==> inputs of quartz <==
## top
module top(
  input  logic         clk,
  input  logic         rst_n,
  input  logic [31:0]  a, b, c, d, e,  
  output logic [63:0]  y  
);
logic [63:0] mul1_reg, mul2_reg;    
logic [63:0] mul3_reg;             
logic [63:0] sum1_reg;             
logic [63:0] sum2_reg;             
logic [63:0] final_result_reg;    
always_ff @(posedge clk or negedge rst_n) begin
  if (!rst_n) begin
    mul1_reg <= '0;
    mul2_reg <= '0;
  end else begin
    mul1_reg <= a * b;    
    mul2_reg <= c * d;    
  end
end
always_ff @(posedge clk or negedge rst_n) begin
  if (!rst_n) begin
    mul3_reg <= '0;
  end else begin
    mul3_reg <= mul1_reg[31:0] * e;  
  end
end
always_ff @(posedge clk or negedge rst_n) begin
  if (!rst_n) begin
    sum1_reg <= '0;
  end else begin
    sum1_reg <= mul1_reg + mul2_reg;
  end
end
always_ff @(posedge clk or negedge rst_n) begin
  if (!rst_n) begin
    sum2_reg <= '0;
  end else begin
    sum2_reg <= sum1_reg + mul3_reg;
  end
end
always_ff @(posedge clk or negedge rst_n) begin
  if (!rst_n) begin
    final_result_reg <= '0;
  end else begin
    if (|a)  
      final_result_reg <= sum2_reg + sum1_reg;
    else
      final_result_reg <= sum2_reg - mul2_reg;
  end
end
(* IOB="TRUE" *)
always_ff @(posedge clk or negedge rst_n) begin
  if (!rst_n) begin
    y <= '0;
  end else begin
    y <= final_result_reg;
  end
end
endmodule
Settings: LEC_CHECK=0, ABC_AREA=1, CAP_MARGIN=20, CORE_MARGIN=2, CORE_UTILIZATION=72, CTS_CLUSTER_DIAMETER=332, CTS_CLUSTER_SIZE=98, SETUP_SLACK_MARGIN=1.85, SLEW_MARGIN=20, TNS_END_PERCENT=5; clock period 6.3 ns.
run.sh (not shown) runs the stock make flow with config.mk's settings and CLKGATE_MAP_FILE=.
==> pepper: changes against quartz <==
ABC_AREA = unset   (was 1)
CORE_UTILIZATION = 40   (was 72)
CTS_CLUSTER_DIAMETER = unset   (was 332)
CTS_CLUSTER_SIZE = unset   (was 98)
MAX_ROUTING_LAYER = met4   (was unset)
PLACE_DENSITY = 0.47   (was unset)
SETUP_SLACK_MARGIN = unset   (was 1.85)
SLEW_MARGIN = 40   (was 20)
TNS_END_PERCENT = unset   (was 5)
==> flow/constraint.sdc (replaced) <==
create_clock -name core_clock -period 11.0 [get_ports {clk}]
set_input_delay 2.2000 -clock core_clock [delete_from_list [all_inputs] [get_ports {clk}]]
set_output_delay 2.2000 -clock core_clock [all_outputs]
set_load 0.01 [all_outputs]
==> raven: changes against quartz <==
ABC_AREA = 0   (was 1)
CORE_UTILIZATION = 66   (was 72)
CTS_CLUSTER_DIAMETER = 216   (was 332)
CTS_CLUSTER_SIZE = unset   (was 98)
SETUP_SLACK_MARGIN = 2.41   (was 1.85)
SLEW_MARGIN = 15   (was 20)
TNS_END_PERCENT = 30   (was 5)
==> flow/constraint.sdc (replaced) <==
create_clock -name core_clock -period 14.4 [get_ports {clk}]
set_input_delay 2.8800 -clock core_clock [delete_from_list [all_inputs] [get_ports {clk}]]
set_output_delay 2.8800 -clock core_clock [all_outputs]
set_load 0.01 [all_outputs]
==> amber: changes against quartz <==
ABC_AREA = unset   (was 1)
CORE_UTILIZATION = 66   (was 72)
CTS_CLUSTER_DIAMETER = unset   (was 332)
CTS_CLUSTER_SIZE = unset   (was 98)
SETUP_SLACK_MARGIN = unset   (was 1.85)
TNS_END_PERCENT = unset   (was 5)
==> flow/constraint.sdc (replaced) <==
create_clock -name core_clock -period 8.88 [get_ports {clk}]
set_input_delay 1.7760 -clock core_clock [delete_from_list [all_inputs] [get_ports {clk}]]
set_output_delay 1.7760 -clock core_clock [all_outputs]
set_load 0.01 [all_outputs]
==> comparison table <==
metric	pepper	amber	quartz	raven
Number of iterations in the first detailed-routing pass	5	6	-	6
Sequential cell area	11200 um^2	11200 um^2	-	11200 um^2
Rel. slew slack	41.2%	19.8%	-	22.6%
TAP cells	4100	2480	-	2480
Detailed-route via count	88500	95700	-	92000
Combinational fraction of the cell area	74.6%	71.8%	-	77.0%
Worst-case hold path end point	y[26]	y[38]	-	y[26]
Setup_tns	0 ns	0 ns	-	0 ns
Leading cell type by number of instances after synthesis	sky130_fd_sc_hd__fa_1	sky130_fd_sc_hd__fa_1	sky130_fd_sc_hd__inv_1	sky130_fd_sc_hd__fa_1
CP required	11.56 ns	9.45 ns	-	14.90 ns
Clock-cell share	1.49%	1.32%	-	1.47%
Setup skew after layout	0.0510 ns	0.0829 ns	-	0.0480 ns
Status	complete, no violations	complete, no violations	did not finish	complete, no violations
Stage where the flow stopped	-	-	global routing (5_1_grt)	-
Antenna Diode Count	4	6	-	3
Clock buffer cells	63	60	-	64
Startpoint of the lowest-slack register-to-register path	mul1_reg[17]	mul1_reg[14]	-	mul1_reg[13]
Worst Slack Setup Final	0.775 ns	0.0928 ns	-	2.87 ns
Area of the chip	312000 um^2	190000 um^2	190000 um^2	190000 um^2
